### design/flow/run.sh
#!/bin/bash
# the make line also repeats each setting of config.mk as NAME=value (left out here)
make -C /OpenROAD-flow-scripts/flow DESIGN_CONFIG=/design/flow/config.mk WORK_HOME=/design/flow/orfs CLKGATE_MAP_FILE= finish
### design/flow/config.mk
export PLATFORM = sky130hd
export DESIGN_NAME = mpadd32_shift
export DESIGN_NICKNAME = mpadd32_shift
export VERILOG_FILES = /design/flow/design.v
export SDC_FILE = /design/flow/constraint.sdc
export NUM_CORES = 4
export LEC_CHECK = 0
export CAP_MARGIN = 20
export CORE_MARGIN = 2
export CORE_UTILIZATION = 66
export CTS_CLUSTER_DIAMETER = 316
export SETUP_SLACK_MARGIN = -0.16
export SLEW_MARGIN = 20
export TNS_END_PERCENT = 5
### design/flow/constraint.sdc
create_clock -name core_clock -period 2.51 [get_ports {CLK}]
set_input_delay 0.5020 -clock core_clock [delete_from_list [all_inputs] [get_ports {CLK}]]
set_output_delay 0.5020 -clock core_clock [all_outputs]
set_load 0.01 [all_outputs]
### design/flow/design.v
`timescale 1ns/10ps
module mpadd32_shift (CLK, RST_N, s_out, a_in, b_in, write, start, ready);
	input CLK, RST_N;
	input [255:0] a_in, b_in;
	input write, start;
	output [256:0] s_out;
	output ready;
	reg [256:0] sum;
	reg [255:0] a, b;
	reg ready;
	reg [2:0] counter;
	reg carry;
	reg [31:0] a0;
	reg [31:0] a1;
	reg [31:0] a2;
	reg [31:0] a3;
	reg [31:0] a4;
	reg [31:0] a5;
	reg [31:0] a6;
	reg [31:0] a7;
	reg [31:0] b0;
	reg [31:0] b1;
	reg [31:0] b2;
	reg [31:0] b3;
	reg [31:0] b4;
	reg [31:0] b5;
	reg [31:0] b6;
	reg [31:0] b7;
	reg [31:0] s0;
	reg [31:0] s1;
	reg [31:0] s2;
	reg [31:0] s3;
	reg [31:0] s4;
	reg [31:0] s5;
	reg [31:0] s6;
	reg [32:0] s7;
	assign s_out = {s7, s6, s5, s4, s3, s2, s1, s0};
	always @(posedge CLK) begin
		if (~RST_N) begin
			ready <= 1'b0;
			counter <= 3'b000;
		end
		else begin
			if (start) begin
				{carry, s0} <= a0 + b0;
				counter <= counter + 3'b001;
				{a0,a1,a2,a3,a4,a5,a6,a7} <= {a1,a2,a3,a4,a5,a6,a7,32'b0};
				{b0,b1,b2,b3,b4,b5,b6,b7} <= {b1,b2,b3,b4,b5,b6,b7,32'b0};
			end
			else if (counter == 3'b001) begin
				{carry, s1} <= a0 + b0 + carry;
				counter <= counter + 3'b001;
				{a0,a1,a2,a3,a4,a5,a6,a7} <= {a1,a2,a3,a4,a5,a6,a7,32'b0};
				{b0,b1,b2,b3,b4,b5,b6,b7} <= {b1,b2,b3,b4,b5,b6,b7,32'b0};
			end 
			else if (counter == 3'b010) begin
				{carry, s2} <= a0 + b0 + carry;
				counter <= counter + 3'b001;
				{a0,a1,a2,a3,a4,a5,a6,a7} <= {a1,a2,a3,a4,a5,a6,a7,32'b0};
				{b0,b1,b2,b3,b4,b5,b6,b7} <= {b1,b2,b3,b4,b5,b6,b7,32'b0};
			end 
			else if (counter == 3'b011) begin
				{carry, s3} <= a0 + b0 + carry;
				counter <= counter + 3'b001;
				{a0,a1,a2,a3,a4,a5,a6,a7} <= {a1,a2,a3,a4,a5,a6,a7,32'b0};
				{b0,b1,b2,b3,b4,b5,b6,b7} <= {b1,b2,b3,b4,b5,b6,b7,32'b0};
			end 
			else if (counter == 3'b100) begin
				{carry, s4} <= a0 + b0 + carry;
				counter <= counter + 3'b001;
				{a0,a1,a2,a3,a4,a5,a6,a7} <= {a1,a2,a3,a4,a5,a6,a7,32'b0};
				{b0,b1,b2,b3,b4,b5,b6,b7} <= {b1,b2,b3,b4,b5,b6,b7,32'b0};
			end 
			else if (counter == 3'b101) begin
				{carry, s5} <= a0 + b0 + carry;
				counter <= counter + 3'b001;
				{a0,a1,a2,a3,a4,a5,a6,a7} <= {a1,a2,a3,a4,a5,a6,a7,32'b0};
				{b0,b1,b2,b3,b4,b5,b6,b7} <= {b1,b2,b3,b4,b5,b6,b7,32'b0};
			end 
			else if (counter == 3'b110) begin
				{carry, s6} <= a0 + b0 + carry;
				counter <= counter + 3'b001;
				{a0,a1,a2,a3,a4,a5,a6,a7} <= {a1,a2,a3,a4,a5,a6,a7,32'b0};
				{b0,b1,b2,b3,b4,b5,b6,b7} <= {b1,b2,b3,b4,b5,b6,b7,32'b0};
			end 
			else if (counter == 3'b111) begin
				s7 <= a0 + b0 + carry;
				{a0,a1,a2,a3,a4,a5,a6,a7} <= {a1,a2,a3,a4,a5,a6,a7,32'b0};
				{b0,b1,b2,b3,b4,b5,b6,b7} <= {b1,b2,b3,b4,b5,b6,b7,32'b0};
				counter <= 3'b000;
				ready <= 1'b1;
			end
			else begin
				if (write) begin
					a0 <= a_in[31:0];
	 				a1 <= a_in[63:32];
					a2 <= a_in[95:64];
					a3 <= a_in[127:96];
					a4 <= a_in[159:128];
					a5 <= a_in[191:160];
					a6 <= a_in[223:192];
					a7 <= a_in[255:224];
					b0 <= b_in[31:0];
	 				b1 <= b_in[63:32];
					b2 <= b_in[95:64];
					b3 <= b_in[127:96];
					b4 <= b_in[159:128];
					b5 <= b_in[191:160];
					b6 <= b_in[223:192];
					b7 <= b_in[255:224];
					counter <= 3'b000;
					carry <= 1'b0;
				end
				ready <= 1'b0;
			end
		end
	end
endmodule
==> flow_summary.rst, run 1 <==
Physical design figures
=======================

.. list-table::
   :header-rows: 1

   * - Metric
     - Value
   * - Adder Area Share
     - 1.609%
   * - Area fraction in and, or, nand and nor cells
     - about a fifth
   * - Predominant post-synthesis flop cell
     - sky130_fd_sc_hd__edfxtp_1
   * - Standard-cell row count
     - roughly 80
   * - Gpl congestion
     - about 0.97
   * - Mean cell area of the mapped netlist
     - approximately 12 µm²
   * - Cell area after synthesis
     - 32340 µm²
   * - CTS Root Cell
     - sky130_fd_sc_hd__clkbuf_16
   * - Pre-CTS worst setup slack
     - -1.666 ns
   * - Placeable core region
     - slightly below 50000 µm²
   * - Post-synthesis mux area share
     - less than 1%
   * - CTS Buf Count
     - roughly 75
   * - Stage where the flow stopped
     - global routing
   * - Post-synthesis net count
     - roughly 3300
   * - Total of flip-flops plus latches after synthesis
     - just under 800
   * - Largest cells by area after synthesis
     - sky130_fd_sc_hd__edfxtp_1, sky130_fd_sc_hd__nand2_1, sky130_fd_sc_hd__ha_1, sky130_fd_sc_hd__and2_1, sky130_fd_sc_hd__clkbuf_1
   * - Largest combinational cell category by area
     - simple AND/OR/NAND/NOR gates
   * - Count of input and output buffers
     - between 700 and 800
   * - Number of buffers between clock root and the deepest sink
     - 3
   * - Yosys aoi share
     - between 2 and 3%
   * - Flip-flops with a built-in enable
     - about 770
   * - Post-synthesis instance total
     - between 2000 and 3000
   * - Chip area
     - between 50000 and 60000 µm²
   * - TritonCTS sink count
     - 774
   * - Post-synthesis cell type with the largest combined area
     - sky130_fd_sc_hd__edfxtp_1
   * - Core Util at FP
     - about 66%
   * - HPWL Detailed
     - ~81000 µm
   * - Synth cell types
     - ~79
   * - DIE WIDTH
     - 225.4 µm
   * - Number of cell instances after yosys synthesis
     - between 2000 and 3000
   * - Synthesis warning total
     - 1
   * - Number of hold buffers added after CTS
     - 0
   * - Area fraction in xor and xnor cells
     - 1.408%
   * - Commonest cells post-synth
     - sky130_fd_sc_hd__nand2_1, sky130_fd_sc_hd__edfxtp_1, sky130_fd_sc_hd__clkbuf_1, sky130_fd_sc_hd__and2_1, sky130_fd_sc_hd__ha_1
   * - Share of the yosys chip area belonging to registers
     - 71.74%
   * - Y dimension of the die
     - around 230 µm
   * - Level count of the clock H-tree
     - 3
   * - Fraction of synthesis flops using an asynchronous set or reset pin
     - 0%
   * - Chip area line of the yosys report
     - 32340 µm²
   * - Post-synth top area share
     - between 70% and 80%
   * - Dominant cell by count in the synthesized netlist
     - sky130_fd_sc_hd__nand2_1
   * - Status
     - stopped before the end
   * - Number of ports placed on the die boundary
     - 774
## timing repair
action | in CTS
setup buffers | 19
endpoints found under the setup margin | 219
pin swaps | 34
resized | 164
## through the flow
stage | hold slack (ns) | instances | TNS, ns | utilization (%) | cell area [µm²]
after CTS | 0.5127 | 4437 | -154.38 | 95.04 | 46230
after floorplan | 0.4905 | 2763 | -3704.91 | - | 32430
after detailed placement | 0.4988 | 4287 | -223.10 | 87.90 | 42760
after global placement | 0.4940 | 4287 | -173.49 | 87.90 | 42760
==> run 2, diff against run 1 <==
Settings changed: CORE_UTILIZATION 66 to 70, CTS_CLUSTER_DIAMETER 316 to 370, CTS_CLUSTER_SIZE set to 51, MAX_ROUTING_LAYER set to met5, PLACE_DENSITY_LB_ADDON set to 0.27, SETUP_SLACK_MARGIN -0.16 to -0.2.
Clock period 2.51 ns to 3.64 ns, I/O delays scaled along.
==> flow_summary.rst, run 2 <==
Physical design figures
=======================

.. list-table::
   :header-rows: 1

   * - Metric
     - Value
   * - Status
     - stopped before the end
   * - Stage where the flow stopped
     - global routing
   * - Halt Reason
     - [ERROR GRT-0232] Routing congestion too high. Check the congestion heatmap in the GUI.
   * - Number of hold buffers added after CTS
     - 0
   * - Predominant post-synthesis flop cell
     - sky130_fd_sc_hd__edfxtp_1
   * - Post-synthesis net count
     - between 3000 and 4000
   * - Synth cell types
     - 79
   * - CTS Buf Count
     - 19
   * - Commonest cells post-synth
     - sky130_fd_sc_hd__nand2_1, sky130_fd_sc_hd__edfxtp_1, sky130_fd_sc_hd__clkbuf_1, sky130_fd_sc_hd__and2_1, sky130_fd_sc_hd__ha_1
   * - Yosys aoi share
     - 2.975%
   * - Post-synthesis mux area share
     - less than 1%
   * - Area fraction in xor and xnor cells
     - under 10%
   * - HPWL Detailed
     - a little over 80000 µm
   * - Placeable core region
     - 45480 µm²
   * - Adder Area Share
     - between 1.5 and 2%
   * - Number of cell instances after yosys synthesis
     - 2763
   * - Post-synth top area share
     - between 70% and 80%
   * - Chip area line of the yosys report
     - roughly 32000 µm²
   * - Number of ports placed on the die boundary
     - between 700 and 800
   * - Count of input and output buffers
     - just under 800
   * - Cell area after synthesis
     - about 32000 µm²
   * - Total Routing Usage GR
     - between 80% and 90%
   * - Dominant cell by count in the synthesized netlist
     - sky130_fd_sc_hd__nand2_1
   * - Mean cell area of the mapped netlist
     - around 12 µm²
   * - Cell Area, Placed
     - between 40000 and 50000 µm²
   * - Largest cells by area after synthesis
     - sky130_fd_sc_hd__edfxtp_1, sky130_fd_sc_hd__nand2_1, sky130_fd_sc_hd__ha_1, sky130_fd_sc_hd__and2_1, sky130_fd_sc_hd__clkbuf_1
   * - Chip area
     - between 40000 and 50000 µm²
   * - Fraction of synthesis flops using an asynchronous set or reset pin
     - 0%
   * - Post-synthesis cell type with the largest combined area
     - sky130_fd_sc_hd__edfxtp_1
   * - Overflow left after global routing
     - approximately 330
   * - Flip-flops with a built-in enable
     - 770
   * - Standard-cell row count
     - approximately 78
   * - Area fraction in and, or, nand and nor cells
     - approximately 20%
   * - Level count of the clock H-tree
     - 1
   * - Share of the yosys chip area belonging to registers
     - between 70 and 80%
   * - Gpl congestion
     - between 1 and 1.5
   * - Synthesis warning total
     - 1
   * - CTS Root Cell
     - sky130_fd_sc_hd__clkbuf_16
   * - Dpl cells
     - just over 4000
   * - Number of buffers between clock root and the deepest sink
     - 3
   * - Largest combinational cell category by area
     - simple AND/OR/NAND/NOR gates
   * - Core Util at FP
     - 71.11%
   * - Total of flip-flops plus latches after synthesis
     - slightly below 800
   * - Y dimension of the die
     - about 220 µm
   * - TritonCTS sink count
     - 774
   * - Post-synthesis instance total
     - between 2000 and 3000
   * - DIE WIDTH
     - 218.9 µm
==> run 2: metal layers <==
layer  GRT usage (%)  overflow
met2           98.36       146
met5           59.38         3
met4           93.45       120
met1           86.42        19
met3           82.43        39
==> run 2: what timing repair did <==
action,in CTS
buffers inserted,26
endpoints found under the setup margin,142
resized,82
pin swaps,20
gates cloned,0
==> run 2: stage by stage <==
stage               setup WS [ns]  TNS [ns]
CTS                       -0.3041    -18.73
global placement          -0.2966    -10.58
detailed placement        -0.7191    -52.81
floorplan                  -5.595  -2931.52
==> run 3, diff against run 2 <==
Settings changed: ABC_AREA set to 1, CORE_UTILIZATION 70 to 72, CTS_CLUSTER_DIAMETER 370 to 361, CTS_CLUSTER_SIZE 51 to 72, MAX_ROUTING_LAYER met5 to unset, PLACE_DENSITY_LB_ADDON 0.27 to 0.02, SETUP_SLACK_MARGIN -0.2 to 0.7, TNS_END_PERCENT 5 to unset.
Clock period 3.64 ns to 2.36 ns, I/O delays scaled along.
==> flow_summary.rst, run 3 <==
Physical design figures
=======================

.. list-table::
   :header-rows: 1

   * - Metric
     - Value
   * - Status
     - stopped before the end
   * - Stage where the flow stopped
     - clock tree synthesis
   * - Halt Reason
     - [ERROR DPL-0038] Utilization greater than 100%, impossible to legalize
   * - Post-synth top area share
     - about 69%
   * - Synth cell types
     - 36
   * - Core Util at FP
     - 73.35%
   * - Gpl congestion
     - roughly 1.1
   * - Flip-flops with a built-in enable
     - 770
   * - Count of input and output buffers
     - 773
   * - Fraction of synthesis flops using an asynchronous set or reset pin
     - 0%
   * - Cell area after synthesis
     - roughly 33000 µm²
   * - Synthesis warning total
     - 1
   * - DIE WIDTH
     - 219.5 µm
   * - Placeable core region
     - 45580 µm²
   * - Adder Area Share
     - roughly 1.6%
   * - Total of flip-flops plus latches after synthesis
     - roughly 770
   * - Predominant post-synthesis flop cell
     - sky130_fd_sc_hd__edfxtp_1
   * - Chip area
     - just under 50000 µm²
   * - HPWL Detailed
     - 103700 µm
   * - Commonest cells post-synth
     - sky130_fd_sc_hd__nand2_1, sky130_fd_sc_hd__edfxtp_1, sky130_fd_sc_hd__inv_1, sky130_fd_sc_hd__nor2_1, sky130_fd_sc_hd__buf_2
   * - Pre-CTS worst setup slack
     - -1.107 ns
   * - Number of ports placed on the die boundary
     - ~770
   * - Area fraction in xor and xnor cells
     - 0.4978%
   * - Post-synthesis mux area share
     - 0%
   * - Post-synthesis instance total
     - between 3000 and 4000
   * - Post-synthesis cell type with the largest combined area
     - sky130_fd_sc_hd__edfxtp_1
   * - Standard-cell row count
     - between 70 and 80
   * - Mean cell area of the mapped netlist
     - roughly 10 µm²
   * - Post-synthesis net count
     - 3752
   * - Area fraction in and, or, nand and nor cells
     - 23.64%
   * - Share of the yosys chip area belonging to registers
     - 69.40%
   * - Largest combinational cell category by area
     - simple AND/OR/NAND/NOR gates
   * - Y dimension of the die
     - between 200 and 250 µm
   * - Yosys aoi share
     - less than 1%
   * - Number of cell instances after yosys synthesis
     - between 3000 and 4000
   * - Largest cells by area after synthesis
     - sky130_fd_sc_hd__edfxtp_1, sky130_fd_sc_hd__nand2_1, sky130_fd_sc_hd__inv_1, sky130_fd_sc_hd__nor2_1, sky130_fd_sc_hd__ha_1
   * - Dominant cell by count in the synthesized netlist
     - sky130_fd_sc_hd__nand2_1
   * - Dpl cells
     - roughly 4700
   * - Chip area line of the yosys report
     - 33430 µm²
## run 3: stage by stage
stage / total power, W / area [µm²]
3_5_place_dp: 0.04341 / 44120
3_3_place_gp: 0.04051 / 44120
2_1_floorplan: 0.03216 / 33520
==> run 4, diff against run 3 <==
Settings changed: ABC_AREA 1 to unset, CAP_MARGIN 20 to 40, CTS_CLUSTER_DIAMETER 361 to unset, CTS_CLUSTER_SIZE 72 to unset, MAX_ROUTING_LAYER set to met4, PLACE_DENSITY_LB_ADDON 0.02 to 0.25, SETUP_SLACK_MARGIN 0.7 to unset.
Clock period 2.36 ns to 4.25 ns, I/O delays scaled along.
==> flow_summary.rst, run 4 <==
Physical design figures
=======================

.. list-table::
   :header-rows: 1

   * - Metric
     - Value
   * - Post-synthesis cell type with the largest combined area
     - sky130_fd_sc_hd__edfxtp_1
   * - HPWL Detailed
     - between 80000 and 90000 µm
   * - Area fraction in and, or, nand and nor cells
     - between 20 and 25%
   * - Largest cells by area after synthesis
     - sky130_fd_sc_hd__edfxtp_1, sky130_fd_sc_hd__nand2_1, sky130_fd_sc_hd__ha_1, sky130_fd_sc_hd__and2_1, sky130_fd_sc_hd__clkbuf_1
   * - Share of the yosys chip area belonging to registers
     - 71.74%
   * - Standard-cell row count
     - around 77
   * - Flip-flops with a built-in enable
     - between 700 and 800
   * - Predominant post-synthesis flop cell
     - sky130_fd_sc_hd__edfxtp_1
   * - Synthesis warning total
     - 1
   * - Fraction of synthesis flops using an asynchronous set or reset pin
     - 0%
   * - Chip area line of the yosys report
     - between 30000 and 40000 µm²
   * - Count of input and output buffers
     - 773
   * - Dpl cells
     - between 4000 and 5000
   * - Mean cell area of the mapped netlist
     - ~12 µm²
   * - Halt Reason
     - [ERROR DPL-0033] detailed placement checks failed during check placement.
   * - Adder Area Share
     - under 10%
   * - Synth cell types
     - 79
   * - Largest combinational cell category by area
     - simple AND/OR/NAND/NOR gates
   * - Placeable core region
     - around 44000 µm²
   * - Y dimension of the die
     - 215.9 µm
   * - DIE WIDTH
     - 215.9 µm
   * - Post-synthesis net count
     - ~3300
   * - Post-synthesis mux area share
     - less than 1%
   * - Status
     - stopped before the end
   * - Yosys aoi share
     - 2.975%
   * - Chip area
     - around 47000 µm²
   * - Post-synthesis instance total
     - approximately 2800
   * - Post-synth top area share
     - between 70% and 80%
   * - Gpl congestion
     - 1.130
   * - Number of ports placed on the die boundary
     - approximately 770
   * - Stage where the flow stopped
     - clock tree synthesis
   * - Total of flip-flops plus latches after synthesis
     - 774
   * - Core Util at FP
     - 72.98%
   * - Cell area after synthesis
     - 32340 µm²
   * - Area fraction in xor and xnor cells
     - approximately 1.4%
   * - Number of cell instances after yosys synthesis
     - around 2800
   * - Dominant cell by count in the synthesized netlist
     - sky130_fd_sc_hd__nand2_1
   * - Commonest cells post-synth
     - sky130_fd_sc_hd__nand2_1, sky130_fd_sc_hd__edfxtp_1, sky130_fd_sc_hd__clkbuf_1, sky130_fd_sc_hd__and2_1, sky130_fd_sc_hd__ha_1
[run 4: metrics by stage]
| stage | setup TNS [ns] | util, % | worst slack [ns] | cell area (µm²) |
|---|---|---|---|---|
| after floorplan | -2605.40 | - | -5.089 | 32410 |
| after global placement | 0 | 91.80 | 0.2299 | 40690 |
| after detailed placement | -11.70 | 91.85 | -0.4021 | 40710 |
==> run 5, diff against run 4 <==
Settings changed: CAP_MARGIN 40 to 20, CORE_UTILIZATION 72 to 61, CTS_CLUSTER_SIZE set to 51, MAX_ROUTING_LAYER met4 to unset, PLACE_DENSITY_LB_ADDON 0.25 to unset, SETUP_SLACK_MARGIN set to 0.59.
Clock period 4.25 ns to 2.51 ns, I/O delays scaled along.
==> flow_summary.rst, run 5 <==
Physical design figures
=======================

.. list-table::
   :header-rows: 1

   * - Metric
     - Value
   * - Status
     - stopped before the end
   * - Stage where the flow stopped
     - global routing
   * - Chip area line of the yosys report
     - 32340 µm²
   * - Synthesis warning total
     - 1
   * - Area fraction in and, or, nand and nor cells
     - between 20% and 30%
   * - Commonest cells post-synth
     - sky130_fd_sc_hd__nand2_1, sky130_fd_sc_hd__edfxtp_1, sky130_fd_sc_hd__clkbuf_1, sky130_fd_sc_hd__and2_1, sky130_fd_sc_hd__ha_1
   * - TritonCTS sink count
     - 774
   * - Post-synthesis mux area share
     - less than 1%
   * - Level count of the clock H-tree
     - 3
   * - Share of the yosys chip area belonging to registers
     - between 70% and 80%
   * - CTS Buf Count
     - approximately 77
   * - Mean cell area of the mapped netlist
     - roughly 12 µm²
   * - Number of buffers between clock root and the deepest sink
     - 3
   * - Adder Area Share
     - around 1.6%
   * - Y dimension of the die
     - 234.3 µm
   * - Fraction of synthesis flops using an asynchronous set or reset pin
     - 0%
   * - Synth cell types
     - ~79
   * - Total of flip-flops plus latches after synthesis
     - between 700 and 800
   * - Core Util at FP
     - 61.67%
   * - Number of ports placed on the die boundary
     - roughly 770
   * - Largest combinational cell category by area
     - simple AND/OR/NAND/NOR gates
   * - Post-synthesis cell type with the largest combined area
     - sky130_fd_sc_hd__edfxtp_1
   * - Post-synth top area share
     - 71.49%
   * - Number of cell instances after yosys synthesis
     - 2763
   * - Chip area
     - around 55000 µm²
   * - Dominant cell by count in the synthesized netlist
     - sky130_fd_sc_hd__nand2_1
   * - Area fraction in xor and xnor cells
     - about 1.4%
   * - CTS Root Cell
     - sky130_fd_sc_hd__clkbuf_16
   * - Yosys aoi share
     - about 3.0%
   * - Cell area after synthesis
     - ~32000 µm²
   * - Standard-cell row count
     - about 84
   * - Largest cells by area after synthesis
     - sky130_fd_sc_hd__edfxtp_1, sky130_fd_sc_hd__nand2_1, sky130_fd_sc_hd__ha_1, sky130_fd_sc_hd__and2_1, sky130_fd_sc_hd__clkbuf_1
   * - Predominant post-synthesis flop cell
     - sky130_fd_sc_hd__edfxtp_1
   * - Placeable core region
     - 52450 µm²
   * - Flip-flops with a built-in enable
     - approximately 770
   * - Gpl congestion
     - ~0.95
   * - Post-synthesis net count
     - roughly 3300
   * - Count of input and output buffers
     - around 770
   * - Post-synthesis instance total
     - 2763
   * - HPWL Detailed
     - approximately 80000 µm
   * - DIE WIDTH
     - approximately 230 µm
## run 5: what timing repair did
| item | CTS |
|---|---|
| setup buffers | 63 |
| setup endpoints to repair | 1592 |
| resized | 308 |
| cloned | 29 |
| hold buffers | 0 |
| pin swaps | 87 |
## run 5: metrics by stage
stage                     instances  area, µm²  setup WS [ns]
after CTS                      4625      48760         -1.317
after global placement         4390      43350         -1.188
after floorplan                2763      32550         -6.695
after detailed placement       4390      43350         -1.468
==> run 6, diff against run 5 <==
Settings changed: CORE_UTILIZATION 61 to 66, CTS_CLUSTER_SIZE 51 to 52, SETUP_SLACK_MARGIN 0.59 to 0.62.
==> flow_summary.rst, run 6 <==
Physical design figures
=======================

.. list-table::
   :header-rows: 1

   * - Metric
     - Value
   * - Status
     - stopped before the end
   * - Post-synth top area share
     - just over 70%
   * - Yosys aoi share
     - roughly 3.0%
   * - Predominant post-synthesis flop cell
     - sky130_fd_sc_hd__edfxtp_1
   * - HPWL Detailed
     - around 80000 µm
   * - Gpl congestion
     - approximately 0.97
   * - Cell area after synthesis
     - roughly 32000 µm²
   * - Adder Area Share
     - about 1.6%
   * - Total of flip-flops plus latches after synthesis
     - 774
   * - Chip area line of the yosys report
     - between 30000 and 40000 µm²
   * - Post-synthesis net count
     - 3320
   * - Number of cell instances after yosys synthesis
     - about 2800
   * - Core Util at FP
     - about 66%
   * - Number of ports placed on the die boundary
     - just under 800
   * - Synth cell types
     - between 70 and 80
   * - Dominant cell by count in the synthesized netlist
     - sky130_fd_sc_hd__nand2_1
   * - Share of the yosys chip area belonging to registers
     - a little under three quarters
   * - Cell Area, Placed
     - 42940 µm²
   * - DIE WIDTH
     - 225.4 µm
   * - Post-synthesis mux area share
     - less than 1%
   * - Y dimension of the die
     - ~230 µm
   * - Area fraction in xor and xnor cells
     - under 10%
   * - Fraction of synthesis flops using an asynchronous set or reset pin
     - 0%
   * - Chip area
     - roughly 51000 µm²
   * - Commonest cells post-synth
     - sky130_fd_sc_hd__nand2_1, sky130_fd_sc_hd__edfxtp_1, sky130_fd_sc_hd__clkbuf_1, sky130_fd_sc_hd__and2_1, sky130_fd_sc_hd__ha_1
   * - Post-synthesis cell type with the largest combined area
     - sky130_fd_sc_hd__edfxtp_1
   * - Stage where the flow stopped
     - clock tree synthesis
   * - Largest cells by area after synthesis
     - sky130_fd_sc_hd__edfxtp_1, sky130_fd_sc_hd__nand2_1, sky130_fd_sc_hd__ha_1, sky130_fd_sc_hd__and2_1, sky130_fd_sc_hd__clkbuf_1
   * - Flip-flops with a built-in enable
     - between 700 and 800
   * - Standard-cell row count
     - approximately 81
   * - Halt Reason
     - [ERROR DPL-0038] Utilization greater than 100%, impossible to legalize
   * - Post-synthesis instance total
     - 2763
   * - Area fraction in and, or, nand and nor cells
     - 20.11%
   * - Largest combinational cell category by area
     - simple AND/OR/NAND/NOR gates
   * - Synthesis warning total
     - 1
   * - Count of input and output buffers
     - 773
   * - Mean cell area of the mapped netlist
     - approximately 12 µm²
   * - Placeable core region
     - around 49000 µm²
## run 6: per-stage QoR
| step | std cells | setup slack [ns] | setup TNS [ns] | total power (W) |
|---|---|---|---|---|
| 2_1_floorplan | 2763 | -6.695 | -3650.35 | 0.02520 |
| 3_3_place_gp | 4294 | -1.223 | -145.07 | 0.03043 |
| 3_5_place_dp | 4294 | -1.535 | -197.92 | 0.03144 |
==> run 7, diff against run 6 <==
Settings changed: ABC_AREA set to 1, CORE_UTILIZATION 66 to 68, CTS_CLUSTER_DIAMETER set to 388, CTS_CLUSTER_SIZE 52 to 95, SETUP_SLACK_MARGIN 0.62 to 0.58, TNS_END_PERCENT set to 5.
Clock period 2.51 ns to 2.55 ns, I/O delays scaled along.
==> flow_summary.rst, run 7 <==
Physical design figures
=======================

.. list-table::
   :header-rows: 1

   * - Metric
     - Value
   * - Placeable core region
     - roughly 49000 µm²
   * - Mean cell area of the mapped netlist
     - between 10 and 15 µm²
   * - Total Routing Usage GR
     - between 80 and 90%
   * - Chip area
     - about 51000 µm²
   * - Gpl congestion
     - approximately 1.0
   * - Adder Area Share
     - about 1.6%
   * - Largest combinational cell category by area
     - simple AND/OR/NAND/NOR gates
   * - Overflow left after global routing
     - 265
   * - Halt Reason
     - [ERROR GRT-0232] Routing congestion too high. Check the congestion heatmap in the GUI.
   * - Area fraction in and, or, nand and nor cells
     - about a quarter
   * - Fraction of synthesis flops using an asynchronous set or reset pin
     - 0%
   * - HPWL Detailed
     - just over 90000 µm
   * - Stage where the flow stopped
     - global routing
   * - Status
     - stopped before the end
   * - Post-synthesis cell type with the largest combined area
     - sky130_fd_sc_hd__edfxtp_1
   * - Number of ports placed on the die boundary
     - 774
   * - Number of hold buffers added after CTS
     - 0
   * - Post-synthesis mux area share
     - 0%
   * - Y dimension of the die
     - around 230 µm
   * - Total of flip-flops plus latches after synthesis
     - between 700 and 800
   * - Synth cell types
     - 36
   * - Post-synthesis net count
     - roughly 3800
   * - Post-synthesis instance total
     - about 3200
   * - Cell area after synthesis
     - between 30000 and 40000 µm²
   * - Number of cell instances after yosys synthesis
     - approximately 3200
   * - CTS Root Cell
     - sky130_fd_sc_hd__clkbuf_16
   * - Synthesis warning total
     - 1
   * - Area fraction in xor and xnor cells
     - less than 1%
   * - Level count of the clock H-tree
     - 1
   * - Share of the yosys chip area belonging to registers
     - 69.40%
   * - Core Util at FP
     - approximately two thirds
   * - Dpl cells
     - between 4000 and 5000
   * - Largest cells by area after synthesis
     - sky130_fd_sc_hd__edfxtp_1, sky130_fd_sc_hd__nand2_1, sky130_fd_sc_hd__inv_1, sky130_fd_sc_hd__nor2_1, sky130_fd_sc_hd__ha_1
   * - Post-synth top area share
     - between 60% and 70%
   * - Predominant post-synthesis flop cell
     - sky130_fd_sc_hd__edfxtp_1
   * - Number of buffers between clock root and the deepest sink
     - 3
   * - Standard-cell row count
     - approximately 80
   * - Chip area line of the yosys report
     - approximately 33000 µm²
   * - Yosys aoi share
     - 0.4978%
   * - TritonCTS sink count
     - roughly 770
   * - Dominant cell by count in the synthesized netlist
     - sky130_fd_sc_hd__nand2_1
   * - CTS Buf Count
     - 12
   * - Count of input and output buffers
     - 773
   * - Flip-flops with a built-in enable
     - just under 800
   * - Commonest cells post-synth
     - sky130_fd_sc_hd__nand2_1, sky130_fd_sc_hd__edfxtp_1, sky130_fd_sc_hd__inv_1, sky130_fd_sc_hd__nor2_1, sky130_fd_sc_hd__buf_2
   * - DIE WIDTH
     - approximately 230 µm
[run 7: metrics by stage]
| step | utilization, % | setup TNS (ns) | cell area, µm² | power, W | setup slack (ns) |
|---|---|---|---|---|---|
| after floorplan | - | -3694.63 | 33520 | 0.02977 | -6.808 |
| after global placement | 90.10 | -61.45 | 43920 | 0.03735 | -0.5167 |
| after detailed placement | 90.10 | -115.13 | 43920 | 0.03899 | -0.8598 |
| after CTS | 93.86 | -46.89 | 45750 | 0.04553 | -0.4151 |
[run 7: per-layer routing]
metal	track usage [%]	GRT overflow
met4	87.48	105
met5	43.99	0
met2	97.21	127
met3	68.33	21
met1	79.68	12
[run 7: timing repair]
action | 4_1_cts
gates cloned | 0
pin swaps | 72
endpoints found under the setup margin | 1620
resized | 262
setup buffers | 29
==> run 8, diff against run 7 <==
Settings changed: ABC_AREA 1 to unset, CORE_UTILIZATION 68 to 57, CTS_CLUSTER_DIAMETER 388 to unset, CTS_CLUSTER_SIZE 95 to 66, HOLD_SLACK_MARGIN set to 0.3, SETUP_SLACK_MARGIN 0.58 to 0.72, TNS_END_PERCENT 5 to unset.
Clock period 2.55 ns to 2.51 ns, I/O delays scaled along.
==> flow_summary.rst, run 8 <==
Metrics
=======

.. list-table::
   :header-rows: 1

   * - Metric
     - Value
   * - Group drawing the most power
     - registers
   * - Area growth from synthesis to final layout
     - 50.55%
   * - Switching Share
     - between 30% and 40%
   * - Clock network fraction of total power
     - 25.5%
   * - Fill cell total of the finished layout
     - about 2600
   * - Number of cell instances after yosys synthesis
     - 2763
   * - Combinational logic power
     - 0.0172 W
   * - Part of the cycle the worst path needs
     - 167.3%
   * - Critical path, cell by cell
     - ha_1 -> o211ai_1 -> a21o_1 -> buf_4 -> buf_4 -> a21boi_4 -> o2111ai_1 -> nand4_1 -> or4b_4 -> buf_4 -> nor3_4 -> buf_6 -> nand4_1 -> xnor2_2 -> buf_4
   * - Synth cell types
     - about 79
   * - HPWL Detailed
     - 74610 µm
   * - Arrival time of data at the critical path endpoint
     - 4.59 ns
   * - Kind of cell adding the most delay to the critical path
     - simple AND/OR/NAND/NOR gates
   * - Share of the yosys chip area belonging to registers
     - between 70% and 80%
   * - WHS Endpoint
     - a1[18]
   * - Violated Checks
     - setup timing
   * - CTS Root Cell
     - sky130_fd_sc_hd__clkbuf_16
   * - Post-synthesis instance total
     - about 2800
   * - TritonCTS sink count
     - 774
   * - Setup-failing EPs final
     - ~210
   * - Smallest hold slack
     - about 0.51 ns
   * - Path length in cells of the critical path
     - 15
   * - Status
     - finished with violations
   * - Worst min-delay path class
     - reg -> reg
   * - Total of flip-flops plus latches after synthesis
     - 774
   * - Placeable core region
     - ~56000 µm²
   * - Leak Pwr
     - between 15 and 20 nW
   * - Standard-cell row count
     - between 80 and 90
   * - Worst R2R Start
     - b0[3]
   * - Predominant post-synthesis flop cell
     - sky130_fd_sc_hd__edfxtp_1
   * - Area fraction in and, or, nand and nor cells
     - 20.11%
   * - Number of buffers between clock root and the deepest sink
     - 3
   * - Net switching power of the design
     - roughly 0.016 W
   * - Critical-path cell with the highest stage delay
     - sky130_fd_sc_hd__or4b_4
   * - Sequential group power
     - about 0.019 W
   * - Maximum number of pins on one net before global-route repair
     - around 83
   * - CP max stage delay
     - about 0.55 ns
   * - CTS Buf Count
     - between 70 and 80
   * - CP bufs+invs
     - 5
   * - Post-synthesis cell type with the largest combined area
     - sky130_fd_sc_hd__edfxtp_1
   * - Post-synthesis mux area share
     - 0.1277%
   * - Combinational power share
     - 35.8%
   * - Final Core Density
     - between 80 and 90%
   * - Hold-critical path depth
     - 2
   * - RSZ-0062 raised after global routing
     - true
   * - Largest combinational cell category by area
     - simple AND/OR/NAND/NOR gates
   * - Detailed Routing Iterations Pass 1
     - 6
   * - Synthesis warning total
     - 1
   * - Largest cells by area after synthesis
     - sky130_fd_sc_hd__edfxtp_1, sky130_fd_sc_hd__nand2_1, sky130_fd_sc_hd__ha_1, sky130_fd_sc_hd__and2_1, sky130_fd_sc_hd__clkbuf_1
   * - Flip-flops with a built-in enable
     - a little under 800
   * - Yosys aoi share
     - under 10%
   * - Mean cell area of the mapped netlist
     - around 12 µm²
   * - Worst hold start
     - a2[18]
   * - Internal cell power
     - between 0.03 and 0.04 W
   * - Gpl congestion
     - around 0.93
   * - Overflow left after global routing
     - 0
   * - End of the worst register-to-register path
     - s1[31]
   * - Final setup slack of the worst path
     - -1.690 ns
   * - Most prevalent standard cell on the critical path
     - sky130_fd_sc_hd__buf_4
   * - Worst rel slew slack
     - between 60% and 70%
   * - Category of the most critical setup path
     - reg -> reg
   * - DR WL/cell
     - approximately 25 µm
   * - Post-synth top area share
     - ~71%
   * - Vias in the first global route
     - approximately 26000
   * - Slack of the worst reg-to-reg path
     - -1.69 ns
   * - Number of hold buffers added after CTS
     - 0
   * - Routed vias
     - about 26000
   * - Ratio of total power to cell area
     - ~990 nW/µm²
   * - Detailed-route DRC error count
     - 0
   * - Max FO, Critical Path
     - 7
   * - DIE WIDTH
     - between 200 and 250 µm
   * - Dominant cell by count in the synthesized netlist
     - sky130_fd_sc_hd__nand2_1
   * - Hold violation total from the final report
     - 0
   * - End point of the critical path
     - s1[31]
   * - Area fraction in xor and xnor cells
     - 1.408%
   * - Adder Area Share
     - about 1.6%
   * - Clock tree from TritonCTS
     - yes
   * - Detailed router's first-iteration violation count
     - ~2700
   * - Y dimension of the die
     - roughly 240 µm
   * - Clock transition at path regs
     - roughly 0.07 ns
   * - Critical path data required time
     - a little under 3 ns
   * - Logic depth of the worst register-to-register path
     - 15
   * - Number of antenna violations at the first check in global routing
     - 38
   * - Global-route wire length before repair
     - approximately 160000 µm
   * - Commonest cells post-synth
     - sky130_fd_sc_hd__nand2_1, sky130_fd_sc_hd__edfxtp_1, sky130_fd_sc_hd__clkbuf_1, sky130_fd_sc_hd__and2_1, sky130_fd_sc_hd__ha_1
   * - Antenna violation net count after detailed routing
     - 0
   * - Largest voltage drop on the vdd net
     - ~0.6 mV
   * - Critical path startpoint category
     - flip-flop
   * - Endpoint class of the critical path
     - flip-flop
   * - Core Util at FP
     - 57.47%
   * - Setup skew after layout
     - between 0.02 and 0.03 ns
   * - Cell area after synthesis
     - 32340 µm²
   * - Source of the critical timing path
     - b0[3]
   * - Detailed-route vias per instance
     - roughly 5.6
   * - Total Routing Usage GR
     - between 30% and 40%
   * - Number of violations of the max-capacitance limit
     - 0
   * - Chip area
     - 58660 µm²
   * - Number of ports placed on the die boundary
     - 774
   * - Clock group total power
     - around 0.012 W
   * - Min Tclk post-route
     - 4.200 ns
   * - Log Warnings
     - 35
   * - Count of input and output buffers
     - around 770
   * - Post-synthesis net count
     - between 3000 and 4000
   * - Level count of the clock H-tree
     - 3
   * - Chip area line of the yosys report
     - 32340 µm²
   * - Sequential power share
     - between 30 and 40%
   * - Fmax
     - roughly 240 MHz
   * - Worst Tran Pin Value
     - around 0.57 ns
   * - Fraction of synthesis flops using an asynchronous set or reset pin
     - 0%
   * - Number of nets in the layout
     - around 4400
   * - Clock insertion delay at the later pin of the skew report
     - roughly 0.65 ns
   * - Number of slew-limit violations in the final report
     - 0
   * - Routed wire length
     - ~120000 µm
-- run 8: stage by stage --
stage / cells / power, W / setup slack (ns) / instance area (µm²) / TNS, ns
floorplan: 2763 / 0.02520 / -6.695 / 32550 / -3650.35
global placement: 4434 / 0.03053 / -1.294 / 43260 / -154.18
detailed placement: 4434 / 0.03098 / -1.455 / 43260 / -182.77
CTS: 4610 / 0.04483 / -1.245 / 47290 / -139.78
global route: 4688 / 0.04942 / -1.743 / 48670 / -213.73
finish: 4695 / 0.04797 / -1.690 / 48690 / -204.67
-- run 8: layout make-up --
cell class                      count  area [µm²]  share of cell area, %
Sequential cell                   774       23210                  47.66
Timing Repair Buffer             1130       11610                  23.84
Multi-Input combinational cell   1833       10120                  20.79
Clock buffer                       89        1993                  4.094
Tap cell                          756       945.9                  1.943
Clock inverter                     51       605.6                  1.244
Inverter                           30       126.4                 0.2595
Antenna cell                       32       80.08                 0.1645
-- run 8: repair_timing --
action / in CTS / in global routing
pin swaps: 38 / 52
resized: 204 / 135
setup endpoints to repair: 1662 / 1664
endpoints found under the hold margin: 0 / 0
buffers inserted: 34 / 42
gates cloned: 2 / 11
-- run 8: per-layer routing --
metal	wire length [µm]	up-vias	track usage [%]	share of wire, %
li1	-	11594	-	-
met3	11520	436	8.807	9.7
met1	38720	12678	41.42	33
met5	91	-	0	0.077
met2	60730	1758	66.57	51
met4	7491	16	16.27	6.3
==> run 9, diff against run 8 <==
Settings changed: CAP_MARGIN 20 to 0, CORE_UTILIZATION 57 to 70, CTS_CLUSTER_SIZE 66 to unset, HOLD_SLACK_MARGIN 0.3 to unset, MAX_ROUTING_LAYER set to met4, PLACE_DENSITY set to 0.64, SETUP_SLACK_MARGIN 0.72 to unset.
Clock period 2.51 ns to 4.25 ns, I/O delays scaled along.
==> flow_summary.rst, run 9 <==
Physical design figures
=======================

.. list-table::
   :header-rows: 1

   * - Metric
     - Value
   * - Status
     - stopped before the end
   * - Stage where the flow stopped
     - global routing
   * - Halt Reason
     - [ERROR GRT-0232] Routing congestion too high. Check the congestion heatmap in the GUI.
   * - CTS Buf Count
     - around 73
   * - Synthesis warning total
     - 1
   * - Post-synthesis cell type with the largest combined area
     - sky130_fd_sc_hd__edfxtp_1
   * - Overflow left after global routing
     - 24
   * - Dominant cell by count in the synthesized netlist
     - sky130_fd_sc_hd__nand2_1
   * - Level count of the clock H-tree
     - 3
   * - Largest cells by area after synthesis
     - sky130_fd_sc_hd__edfxtp_1, sky130_fd_sc_hd__nand2_1, sky130_fd_sc_hd__ha_1, sky130_fd_sc_hd__and2_1, sky130_fd_sc_hd__clkbuf_1
   * - Number of hold buffers added after CTS
     - 0
   * - Area fraction in xor and xnor cells
     - 1.408%
   * - Mean cell area of the mapped netlist
     - 11.71 µm²
   * - Number of ports placed on the die boundary
     - a little under 800
   * - Total Routing Usage GR
     - between 80% and 90%
   * - Y dimension of the die
     - around 220 µm
   * - Post-synthesis mux area share
     - less than 1%
   * - Number of cell instances after yosys synthesis
     - 2763
   * - CTS Root Cell
     - sky130_fd_sc_hd__clkbuf_16
   * - Predominant post-synthesis flop cell
     - sky130_fd_sc_hd__edfxtp_1
   * - Yosys aoi share
     - 2.975%
   * - HPWL Detailed
     - around 80000 µm
   * - Core Util at FP
     - a little under three quarters
   * - Flip-flops with a built-in enable
     - roughly 770
   * - Count of input and output buffers
     - 773
   * - Post-synthesis instance total
     - roughly 2800
   * - Total of flip-flops plus latches after synthesis
     - approximately 770
   * - Synth cell types
     - ~79
   * - DIE WIDTH
     - 218.9 µm
   * - Standard-cell row count
     - between 70 and 80
   * - Area fraction in and, or, nand and nor cells
     - 20.11%
   * - Number of buffers between clock root and the deepest sink
     - 3
   * - Chip area line of the yosys report
     - 32340 µm²
   * - Commonest cells post-synth
     - sky130_fd_sc_hd__nand2_1, sky130_fd_sc_hd__edfxtp_1, sky130_fd_sc_hd__clkbuf_1, sky130_fd_sc_hd__and2_1, sky130_fd_sc_hd__ha_1
   * - Placeable core region
     - ~45000 µm²
   * - Fraction of synthesis flops using an asynchronous set or reset pin
     - 0%
   * - Pre-CTS worst setup slack
     - -0.2198 ns
   * - Post-synthesis net count
     - about 3300
   * - TritonCTS sink count
     - slightly below 800
   * - Share of the yosys chip area belonging to registers
     - 71.74%
   * - Chip area
     - 47940 µm²
   * - Dpl cells
     - 4049
   * - Gpl congestion
     - around 1
   * - Post-synth top area share
     - ~71%
   * - Largest combinational cell category by area
     - simple AND/OR/NAND/NOR gates
   * - Adder Area Share
     - under 10%
   * - Cell area after synthesis
     - between 30000 and 40000 µm²
-- run 9: repair_timing --
action | 4_1_cts
pin swaps | 3
gates cloned | 0
resized | 29
endpoints found under the setup margin | 114
buffers inserted | 5
-- run 9: metal layers --
metal	GRT overflow	global-route usage, %
met3	2	64.38
met1	0	76.91
met5	-	-
met4	12	83.29
met2	10	94.68
-- run 9: metrics by stage --
step / instance area, µm² / setup TNS (ns) / total power, W
4_1_cts: 43380 / 0 / 0.02450
3_5_place_dp: 40860 / -4.631 / 0.01726
3_3_place_gp: 40860 / 0 / 0.01670
2_1_floorplan: 32410 / -2605.40 / 0.01480
==> run 10, diff against run 9 <==
Settings changed: CAP_MARGIN 0 to 20, CORE_UTILIZATION 70 to 60, CTS_CLUSTER_DIAMETER set to 388, MAX_ROUTING_LAYER met4 to unset, PLACE_DENSITY 0.64 to unset.
Clock period 4.25 ns to 3.31 ns, I/O delays scaled along.
==> flow_summary.rst, run 10 <==
Metrics
=======

.. list-table::
   :header-rows: 1

   * - Metric
     - Value
   * - Clock tree from TritonCTS
     - yes
   * - WHS Endpoint
     - b2[30]
   * - Share of the yosys chip area belonging to registers
     - a little under three quarters
   * - Critical path, cell by cell
     - ha_2 -> nand4_1 -> nor2_1 -> o21ai_4 -> a311o_1 -> nor4b_4 -> or4b_4 -> or3_4 -> nor4b_4 -> buf_4 -> xnor2_4
   * - Fmax
     - 243.9 MHz
   * - Post-synthesis instance total
     - roughly 2800
   * - Overflow left after global routing
     - 0
   * - Path length in cells of the critical path
     - 11
   * - Detailed-route DRC error count
     - 0
   * - Worst hold start
     - b3[30]
   * - Antenna violation net count after detailed routing
     - 0
   * - Standard-cell row count
     - between 80 and 90
   * - Leak Pwr
     - roughly 19 nW
   * - Detailed router's first-iteration violation count
     - ~2900
   * - Y dimension of the die
     - roughly 240 µm
   * - Log Warnings
     - ~42
   * - Gpl congestion
     - slightly above 0.9
   * - Synth cell types
     - approximately 80
   * - Number of cell instances after yosys synthesis
     - between 2000 and 3000
   * - Status
     - finished with violations
   * - Ratio of total power to cell area
     - approximately 720 nW/µm²
   * - HPWL Detailed
     - between 70000 and 80000 µm
   * - Predominant post-synthesis flop cell
     - sky130_fd_sc_hd__edfxtp_1
   * - Setup skew after layout
     - about 0.023 ns
   * - Combinational power share
     - between 30% and 40%
   * - Number of hold buffers added after CTS
     - 0
   * - Area growth from synthesis to final layout
     - 41.82%
   * - Largest combinational cell category by area
     - simple AND/OR/NAND/NOR gates
   * - Post-synthesis cell type with the largest combined area
     - sky130_fd_sc_hd__edfxtp_1
   * - RSZ-0062 raised after global routing
     - true
   * - Worst min-delay path class
     - reg -> reg
   * - Routed vias
     - around 26000
   * - Detailed Routing Iterations Pass 1
     - 7
   * - Clock transition at path regs
     - 0.07 ns
   * - Final setup slack of the worst path
     - -0.7894 ns
   * - Clock insertion delay at the later pin of the skew report
     - roughly 0.63 ns
   * - Logic depth of the worst register-to-register path
     - 11
   * - Critical path data required time
     - between 3 and 4 ns
   * - Mean cell area of the mapped netlist
     - between 10 and 15 µm²
   * - Kind of cell adding the most delay to the critical path
     - simple AND/OR/NAND/NOR gates
   * - Switching Share
     - about a third
   * - Slack of the worst reg-to-reg path
     - -0.79 ns
   * - Adder Area Share
     - 1.609%
   * - Number of ports placed on the die boundary
     - 774
   * - Area fraction in xor and xnor cells
     - 1.408%
   * - Clock network fraction of total power
     - between 20% and 30%
   * - Net switching power of the design
     - 0.01074 W
   * - Post-synth top area share
     - 71.49%
   * - Synthesis warning total
     - 1
   * - Dominant cell by count in the synthesized netlist
     - sky130_fd_sc_hd__nand2_1
   * - Max FO, Critical Path
     - 7
   * - Routed wire length
     - roughly 110000 µm
   * - End point of the critical path
     - s2[30]
   * - Fraction of synthesis flops using an asynchronous set or reset pin
     - 0%
   * - Smallest hold slack
     - between 0.5 and 0.6 ns
   * - Sequential group power
     - around 0.014 W
   * - Post-route total power
     - 0.03314 W
   * - Violated Checks
     - setup timing
   * - Worst Tran Pin Value
     - slightly above 0.8 ns
   * - Number of violations of the max-capacitance limit
     - 0
   * - Largest voltage drop on the vdd net
     - 0.4247 mV
   * - Hold violation total from the final report
     - 0
   * - Critical path startpoint category
     - flip-flop
   * - Fill cell total of the finished layout
     - around 2600
   * - Multi-input gate area
     - ~9300 µm²
   * - DR WL/cell
     - between 20 and 25 µm
   * - Chip area line of the yosys report
     - 32340 µm²
   * - Cell area after synthesis
     - between 30000 and 40000 µm²
   * - Level count of the clock H-tree
     - 3
   * - CP bufs+invs
     - 1
   * - Post-synthesis net count
     - between 3000 and 4000
   * - Part of the cycle the worst path needs
     - 123.8%
   * - Maximum number of pins on one net before global-route repair
     - 154
   * - Sequential power share
     - a little over two fifths
   * - Chip area
     - approximately 56000 µm²
   * - Core Util at FP
     - between 60 and 70%
   * - Detailed-route vias per instance
     - 5.739
   * - Clock group total power
     - about 0.0086 W
   * - Commonest cells post-synth
     - sky130_fd_sc_hd__nand2_1, sky130_fd_sc_hd__edfxtp_1, sky130_fd_sc_hd__clkbuf_1, sky130_fd_sc_hd__and2_1, sky130_fd_sc_hd__ha_1
   * - Total Routing Usage GR
     - a little under two fifths
   * - Category of the most critical setup path
     - reg -> reg
   * - CP max stage delay
     - approximately 0.53 ns
   * - Flip-flops with a built-in enable
     - 770
   * - Most prevalent standard cell on the critical path
     - sky130_fd_sc_hd__nor4b_4
   * - Vias in the first global route
     - ~26000
   * - CTS Buf Count
     - ~76
   * - Largest cells by area after synthesis
     - sky130_fd_sc_hd__edfxtp_1, sky130_fd_sc_hd__nand2_1, sky130_fd_sc_hd__ha_1, sky130_fd_sc_hd__and2_1, sky130_fd_sc_hd__clkbuf_1
   * - CTS Root Cell
     - sky130_fd_sc_hd__clkbuf_16
   * - Source of the critical timing path
     - a0[10]
   * - Endpoint class of the critical path
     - flip-flop
   * - DIE WIDTH
     - roughly 240 µm
   * - TritonCTS sink count
     - ~770
   * - Group drawing the most power
     - registers
   * - Yosys aoi share
     - 2.975%
   * - Number of nets in the layout
     - roughly 4300
   * - Number of buffers between clock root and the deepest sink
     - 3
   * - Min Tclk post-route
     - between 4 and 5 ns
   * - Worst rel slew slack
     - between 40% and 50%
   * - Combinational logic power
     - approximately 0.011 W
   * - Area fraction in and, or, nand and nor cells
     - slightly above 20%
   * - Hold-critical path depth
     - 2
   * - Total of flip-flops plus latches after synthesis
     - 774
   * - Internal cell power
     - 0.02240 W
   * - Worst R2R Start
     - a0[10]
   * - Placeable core region
     - approximately 54000 µm²
   * - Storage element area
     - approximately 23000 µm²
   * - Number of slew-limit violations in the final report
     - 0
   * - Count of input and output buffers
     - 773
   * - Arrival time of data at the critical path endpoint
     - roughly 4.5 ns
   * - Critical-path cell with the highest stage delay
     - sky130_fd_sc_hd__or4b_4
   * - Global-route wire length before repair
     - 158200 µm
   * - Setup-failing EPs final
     - 134
   * - End of the worst register-to-register path
     - s2[30]
   * - Post-synthesis mux area share
     - 0.1277%
   * - Number of antenna violations at the first check in global routing
     - approximately 40
[run 10: metal layers]
metal	vias up	global-route usage (%)	routed length [µm]
li1	11343	-	-
met1	12331	42.73	36460
met2	1816	67.53	57450
met3	417	9.339	11020
met4	14	21.79	6954
met5	-	0	96
[run 10: final cells by class]
type,count,area share (%)
flip-flops and latches,774,50.60
repair buffers,1010,21.73
diodes,41,0.2237
multi-input cells,1833,20.17
clock inverters,47,0.8129
well taps,696,1.899
inverters,30,0.2455
clock buffers,86,4.321
[run 10: what timing repair did]
item	in CTS	in global routing
endpoints found under the setup margin	156	157
resized	66	57
pin swaps	20	26
buffers inserted	11	15
[run 10: metrics by stage]
step / cell area, µm² / util [%] / TNS, ns / worst slack, ns / std cells
2_1_floorplan: 32420 / - / -3113.61 / -5.880 / 2763
3_3_place_gp: 42500 / 79.29 / -39.82 / -0.6452 / 4320
3_5_place_dp: 42500 / 79.29 / -64.31 / -0.8368 / 4320
4_1_cts: 45350 / 84.61 / -29.05 / -0.5252 / 4463
5_1_grt: 45850 / 85.54 / -72.20 / -0.8093 / 4510
6_report: 45870 / 85.57 / -58.73 / -0.7894 / 4517
==> run 11, diff against run 10 <==
Settings changed: CELL_PAD_IN_SITES_DETAIL_PLACEMENT set to 2, CELL_PAD_IN_SITES_GLOBAL_PLACEMENT set to 1, CORE_MARGIN 2 to 3, CORE_UTILIZATION 60 to 48, CTS_CLUSTER_DIAMETER 388 to unset, GPL_TIMING_DRIVEN set to 0, HOLD_SLACK_MARGIN set to -0.08, MIN_ROUTING_LAYER set to met2, PLACE_DENSITY set to 0.42, SETUP_SLACK_MARGIN set to -0.45, SLEW_MARGIN 20 to 15.
Clock period 3.31 ns to 4.6 ns, I/O delays scaled along.
==> flow_summary.rst, run 11 <==
Physical design figures
=======================

.. list-table::
   :header-rows: 1

   * - Metric
     - Value
   * - Post-synthesis mux area share
     - less than 1%
   * - Post-synth top area share
     - slightly above 70%
   * - Post-synthesis net count
     - approximately 3300
   * - Share of the yosys chip area belonging to registers
     - just over 70%
   * - Cell area after synthesis
     - ~32000 µm²
   * - Total of flip-flops plus latches after synthesis
     - 774
   * - Largest cells by area after synthesis
     - sky130_fd_sc_hd__edfxtp_1, sky130_fd_sc_hd__nand2_1, sky130_fd_sc_hd__ha_1, sky130_fd_sc_hd__and2_1, sky130_fd_sc_hd__clkbuf_1
   * - Area fraction in and, or, nand and nor cells
     - slightly above 20%
   * - Predominant post-synthesis flop cell
     - sky130_fd_sc_hd__edfxtp_1
   * - Status
     - stopped before the end
   * - Chip area
     - between 70000 and 80000 µm²
   * - Number of cell instances after yosys synthesis
     - approximately 2800
   * - Gpl congestion
     - about 1.0
   * - Synthesis warning total
     - 1
   * - Stage where the flow stopped
     - detailed placement
   * - Synth cell types
     - ~79
   * - Standard-cell row count
     - between 90 and 100
   * - Core Util at FP
     - between 40% and 50%
   * - Number of ports placed on the die boundary
     - between 700 and 800
   * - Count of input and output buffers
     - 773
   * - Commonest cells post-synth
     - sky130_fd_sc_hd__nand2_1, sky130_fd_sc_hd__edfxtp_1, sky130_fd_sc_hd__clkbuf_1, sky130_fd_sc_hd__and2_1, sky130_fd_sc_hd__ha_1
   * - Yosys aoi share
     - 2.975%
   * - Chip area line of the yosys report
     - 32340 µm²
   * - Flip-flops with a built-in enable
     - ~770
   * - Post-synthesis cell type with the largest combined area
     - sky130_fd_sc_hd__edfxtp_1
   * - Area fraction in xor and xnor cells
     - 1.408%
   * - Y dimension of the die
     - about 270 µm
   * - Fraction of synthesis flops using an asynchronous set or reset pin
     - 0%
   * - Largest combinational cell category by area
     - simple AND/OR/NAND/NOR gates
   * - Placeable core region
     - between 60000 and 70000 µm²
   * - Adder Area Share
     - about 1.6%
   * - Dominant cell by count in the synthesized netlist
     - sky130_fd_sc_hd__nand2_1
   * - Post-synthesis instance total
     - 2763
   * - Halt Reason
     - [ERROR DPL-0033] detailed placement checks failed during check placement.
   * - Mean cell area of the mapped netlist
     - ~12 µm²
   * - DIE WIDTH
     - 265.6 µm
==> run 11: per-stage QoR <==
stage,cells,instance area (µm²)
after global placement,4400,41210
after floorplan,2763,32390
==> run 12, diff against run 11 <==
Settings changed: ABC_AREA set to 1, CELL_PAD_IN_SITES_DETAIL_PLACEMENT 2 to unset, CELL_PAD_IN_SITES_GLOBAL_PLACEMENT 1 to unset, CORE_MARGIN 3 to 2, CORE_UTILIZATION 48 to 72, CTS_CLUSTER_DIAMETER set to 398, CTS_CLUSTER_SIZE set to 98, GPL_TIMING_DRIVEN 0 to unset, HOLD_SLACK_MARGIN -0.08 to unset, MIN_ROUTING_LAYER met2 to unset, PLACE_DENSITY 0.42 to 0.37, SETUP_SLACK_MARGIN -0.45 to -0.15, SLEW_MARGIN 15 to 20, TNS_END_PERCENT set to 10.
Clock period 4.6 ns to 3.43 ns, I/O delays scaled along.
==> flow_summary.rst, run 12 <==
Physical design figures
=======================

.. list-table::
   :header-rows: 1

   * - Metric
     - Value
   * - Flip-flops with a built-in enable
     - 770
   * - Chip area line of the yosys report
     - 33430 µm²
   * - Stage where the flow stopped
     - global routing
   * - Post-synthesis cell type with the largest combined area
     - sky130_fd_sc_hd__edfxtp_1
   * - Post-synthesis net count
     - around 3800
   * - Number of hold buffers added after CTS
     - 0
   * - Share of the yosys chip area belonging to registers
     - a little over two thirds
   * - Number of buffers between clock root and the deepest sink
     - 3
   * - Largest combinational cell category by area
     - simple AND/OR/NAND/NOR gates
   * - Commonest cells post-synth
     - sky130_fd_sc_hd__nand2_1, sky130_fd_sc_hd__edfxtp_1, sky130_fd_sc_hd__inv_1, sky130_fd_sc_hd__nor2_1, sky130_fd_sc_hd__buf_2
   * - Synth cell types
     - 36
   * - Post-synthesis instance total
     - 3195
   * - Synthesis warning total
     - 1
   * - Area fraction in xor and xnor cells
     - less than 1%
   * - Cell Area, Placed
     - around 42000 µm²
   * - Pre-CTS worst setup slack
     - -0.1459 ns
   * - Predominant post-synthesis flop cell
     - sky130_fd_sc_hd__edfxtp_1
   * - Core Util at FP
     - around three quarters
   * - Largest cells by area after synthesis
     - sky130_fd_sc_hd__edfxtp_1, sky130_fd_sc_hd__nand2_1, sky130_fd_sc_hd__inv_1, sky130_fd_sc_hd__nor2_1, sky130_fd_sc_hd__ha_1
   * - Chip area
     - 48170 µm²
   * - Post-synth top area share
     - 69.16%
   * - HPWL Detailed
     - between 80000 and 90000 µm
   * - CTS Root Cell
     - sky130_fd_sc_hd__clkbuf_16
   * - TritonCTS sink count
     - roughly 770
   * - CTS Buf Count
     - 11
   * - Placeable core region
     - 45580 µm²
   * - Y dimension of the die
     - between 200 and 250 µm
   * - Cell area after synthesis
     - roughly 33000 µm²
   * - Gpl congestion
     - between 1 and 1.5
   * - Level count of the clock H-tree
     - 1
   * - Count of input and output buffers
     - just under 800
   * - Yosys aoi share
     - less than 1%
   * - Dominant cell by count in the synthesized netlist
     - sky130_fd_sc_hd__nand2_1
   * - Mean cell area of the mapped netlist
     - between 10 and 15 µm²
   * - Area fraction in and, or, nand and nor cells
     - between 20% and 30%
   * - Status
     - stopped before the end
   * - Fraction of synthesis flops using an asynchronous set or reset pin
     - 0%
   * - Number of ports placed on the die boundary
     - a little under 800
   * - Post-synthesis mux area share
     - 0%
   * - Standard-cell row count
     - about 78
   * - Number of cell instances after yosys synthesis
     - between 3000 and 4000
   * - DIE WIDTH
     - 219.5 µm
   * - Adder Area Share
     - 1.557%
   * - Total of flip-flops plus latches after synthesis
     - around 770
-- run 12: repair_timing --
| action | in CTS |
|---|---|
| setup buffers | 1 |
| hold endpoints to repair | 0 |
| setup endpoints to repair | 28 |
| pin swaps | 1 |
| resized | 4 |
-- run 12: through the flow --
step           hold WS, ns  instances
2_1_floorplan       0.4666       3195
3_3_place_gp        0.4778       4506
3_5_place_dp        0.4962       4506
4_1_cts             0.5402       4524
==> run 13, diff against run 12 <==
Settings changed: ABC_AREA 1 to unset, CELL_PAD_IN_SITES_GLOBAL_PLACEMENT set to 1, CORE_UTILIZATION 72 to 56, CTS_CLUSTER_DIAMETER 398 to unset, CTS_CLUSTER_SIZE 98 to 31, PLACE_DENSITY 0.37 to unset, SETUP_SLACK_MARGIN -0.15 to unset, TNS_END_PERCENT 10 to 70.
Clock period 3.43 ns to 5.0 ns, I/O delays scaled along.
==> flow_summary.rst, run 13 <==
Metrics
=======

.. list-table::
   :header-rows: 1

   * - Metric
     - Value
   * - Dominant cell by count in the synthesized netlist
     - sky130_fd_sc_hd__nand2_1
   * - Max FO, Critical Path
     - 7
   * - Hold-critical path depth
     - 2
   * - Worst Tran Pin Value
     - 1.067 ns
   * - Setup Buffers After CTS
     - 0
   * - Detailed Routing Iterations Pass 1
     - 8
   * - Switching Share
     - 29.98%
   * - Cell Area, Placed
     - slightly above 40000 µm²
   * - Smallest hold slack
     - 0.5023 ns
   * - Synthesis warning total
     - 1
   * - Detailed router's first-iteration violation count
     - roughly 2000
   * - Mean cell area of the mapped netlist
     - around 12 µm²
   * - Critical path data required time
     - between 5 and 6 ns
   * - Combinational logic power
     - approximately 0.005 W
   * - Arrival time of data at the critical path endpoint
     - around 4.9 ns
   * - Category of the most critical setup path
     - reg -> reg
   * - Sequential group power
     - roughly 0.009 W
   * - Area growth from synthesis to final layout
     - 33.82%
   * - Chip area line of the yosys report
     - between 30000 and 40000 µm²
   * - Post-synthesis mux area share
     - 0.1277%
   * - Largest combinational cell category by area
     - simple AND/OR/NAND/NOR gates
   * - Internal cell power
     - 0.01378 W
   * - Worst min-delay path class
     - reg -> reg
   * - Final design instance area without fill
     - 43280 µm²
   * - Logic depth of the worst register-to-register path
     - 12
   * - Fmax
     - roughly 220 MHz
   * - Critical path startpoint category
     - flip-flop
   * - Endpoint class of the critical path
     - flip-flop
   * - Global-route met3 utilization
     - 7.913%
   * - Vias in the first global route
     - 22197
   * - Post-synthesis cell type with the largest combined area
     - sky130_fd_sc_hd__edfxtp_1
   * - Standard-cell row count
     - 88
   * - Setup_tns
     - 0 ns
   * - Area fraction in and, or, nand and nor cells
     - just over 20%
   * - Number of hold buffers added after CTS
     - 0
   * - Number of violations of the max-capacitance limit
     - 0
   * - Y dimension of the die
     - between 200 and 250 µm
   * - Clock tree from TritonCTS
     - yes
   * - Routed wire length
     - a little over 90000 µm
   * - Clock group total power
     - ~0.0054 W
   * - Sequential power share
     - between 40% and 50%
   * - GR Layer Usage met1
     - 36.27%
   * - Critical path, cell by cell
     - ha_1 -> inv_1 -> fa_1 -> nand2b_1 -> a21oi_1 -> xor2_1 -> nand4b_1 -> nor4b_1 -> nand3_1 -> or4_1 -> nor3_1 -> xor2_1
   * - Yosys aoi share
     - between 2 and 3%
   * - DIE WIDTH
     - about 240 µm
   * - Worst R2R Start
     - a0[0]
   * - CTS Root Cell
     - sky130_fd_sc_hd__clkbuf_16
   * - Detailed-route DRC error count
     - 0
   * - Leak Pwr
     - between 15 and 20 nW
   * - Cell area after synthesis
     - ~32000 µm²
   * - Combinational power share
     - between 20% and 30%
   * - Detailed-route vias per instance
     - ~5.2
   * - CP max stage delay
     - about 0.7 ns
   * - Path length in cells of the critical path
     - 12
   * - Part of the cycle the worst path needs
     - 90.25%
   * - End of the worst register-to-register path
     - s5[27]
   * - Source of the critical timing path
     - a0[0]
   * - Routed vias
     - 22822
   * - Number of slew-limit violations in the final report
     - 0
   * - Predominant post-synthesis flop cell
     - sky130_fd_sc_hd__edfxtp_1
   * - Core Util at FP
     - 56.38%
   * - Overflow left after global routing
     - 0
   * - Status
     - finished clean
   * - Flip-flops with a built-in enable
     - slightly below 800
   * - WHS Endpoint
     - b2[5]
   * - Most prevalent standard cell on the critical path
     - sky130_fd_sc_hd__xor2_1
   * - Clock insertion delay at the later pin of the skew report
     - between 0.6 and 0.7 ns
   * - Fraction of synthesis flops using an asynchronous set or reset pin
     - 0%
   * - Net switching power of the design
     - around 0.006 W
   * - Share of the yosys chip area belonging to registers
     - approximately 70%
   * - Number of buffers between clock root and the deepest sink
     - 3
   * - Met2 demand-to-capacity share in global routing
     - roughly 54%
   * - Chip area
     - roughly 60000 µm²
   * - DR WL/cell
     - 21.28 µm
   * - Group drawing the most power
     - registers
   * - Adder Area Share
     - 1.609%
   * - End point of the critical path
     - s5[27]
   * - Placeable core region
     - around 57000 µm²
   * - Largest cells by area after synthesis
     - sky130_fd_sc_hd__edfxtp_1, sky130_fd_sc_hd__nand2_1, sky130_fd_sc_hd__ha_1, sky130_fd_sc_hd__and2_1, sky130_fd_sc_hd__clkbuf_1
   * - Hold violation total from the final report
     - 0
   * - HPWL Detailed
     - roughly 69000 µm
   * - Number of antenna violations at the first check in global routing
     - 38
   * - Global-route wire length before repair
     - roughly 140000 µm
   * - CP bufs+invs
     - 1
   * - TritonCTS sink count
     - approximately 770
   * - Log Warnings
     - 52
   * - Total of flip-flops plus latches after synthesis
     - approximately 770
   * - Layer with the highest usage after global routing
     - met2
   * - Worst rel slew slack
     - 27.05%
   * - Slack of the worst reg-to-reg path
     - between 0.4 and 0.5 ns
   * - Kind of cell adding the most delay to the critical path
     - simple AND/OR/NAND/NOR gates
   * - Commonest cells post-synth
     - sky130_fd_sc_hd__nand2_1, sky130_fd_sc_hd__edfxtp_1, sky130_fd_sc_hd__clkbuf_1, sky130_fd_sc_hd__and2_1, sky130_fd_sc_hd__ha_1
   * - Maximum number of pins on one net before global-route repair
     - 230
   * - Number of cell instances after yosys synthesis
     - roughly 2800
   * - Setup-failing EPs final
     - 0
   * - Ratio of total power to cell area
     - 454.8 nW/µm²
   * - Clock transition at path regs
     - 0.06 ns
   * - Gpl congestion
     - a little over 0.9
   * - Post-synthesis net count
     - approximately 3300
   * - Level count of the clock H-tree
     - 3
   * - Area fraction in xor and xnor cells
     - under 10%
   * - Number of nets in the layout
     - ~4100
   * - Synth cell types
     - a little under 80
   * - Number of ports placed on the die boundary
     - between 700 and 800
   * - Resized Gates After CTS
     - 0
   * - Antenna violation net count after detailed routing
     - 0
   * - Post-synthesis instance total
     - 2763
   * - Clock network fraction of total power
     - between 20% and 30%
   * - Worst hold start
     - b3[5]
   * - Critical-path cell with the highest stage delay
     - sky130_fd_sc_hd__nor4b_1
   * - Total Routing Usage GR
     - a little under a third
   * - CTS Buf Count
     - roughly 77
   * - Post-synth top area share
     - between 70 and 80%
   * - Largest voltage drop on the vdd net
     - ~0.30 mV
   * - Min Tclk post-route
     - approximately 4.5 ns
   * - Count of input and output buffers
     - between 700 and 800
   * - RSZ-0062 raised after global routing
     - false
   * - Setup skew after layout
     - about 0.018 ns
## run 13: layout make-up
class | instances | area (µm²)
Fill cell | 3721 | 14080
Multi-Input combinational cell | 1833 | 8542
Timing Repair Buffer | 797 | 8059
Clock inverter | 42 | 301.5
Sequential cell | 774 | 23200
Antenna cell | 29 | 72.57
Tap cell | 765 | 957.2
Inverter | 30 | 120.1
Clock buffer | 92 | 2026
## run 13: through the flow
stage,power [W],instances,setup slack [ns],utilization (%)
floorplan,0.01258,2763,-4.489,-
global placement,0.01419,4199,0.7666,71.26
detailed placement,0.01436,4199,0.5971,71.26
CTS,0.01974,4333,0.5655,75.31
global route,0.02062,4355,0.2625,75.42
finish,0.01968,4362,0.4876,75.45
## run 13: layer usage
metal	vias to the layer above	share of wire, %
li1	10914	-
met1	10740	36
met2	985	52
met3	165	8.0
met4	18	3.3
met5	-	0.13
No activity file was given, so power comes from the tool's default toggle rates.
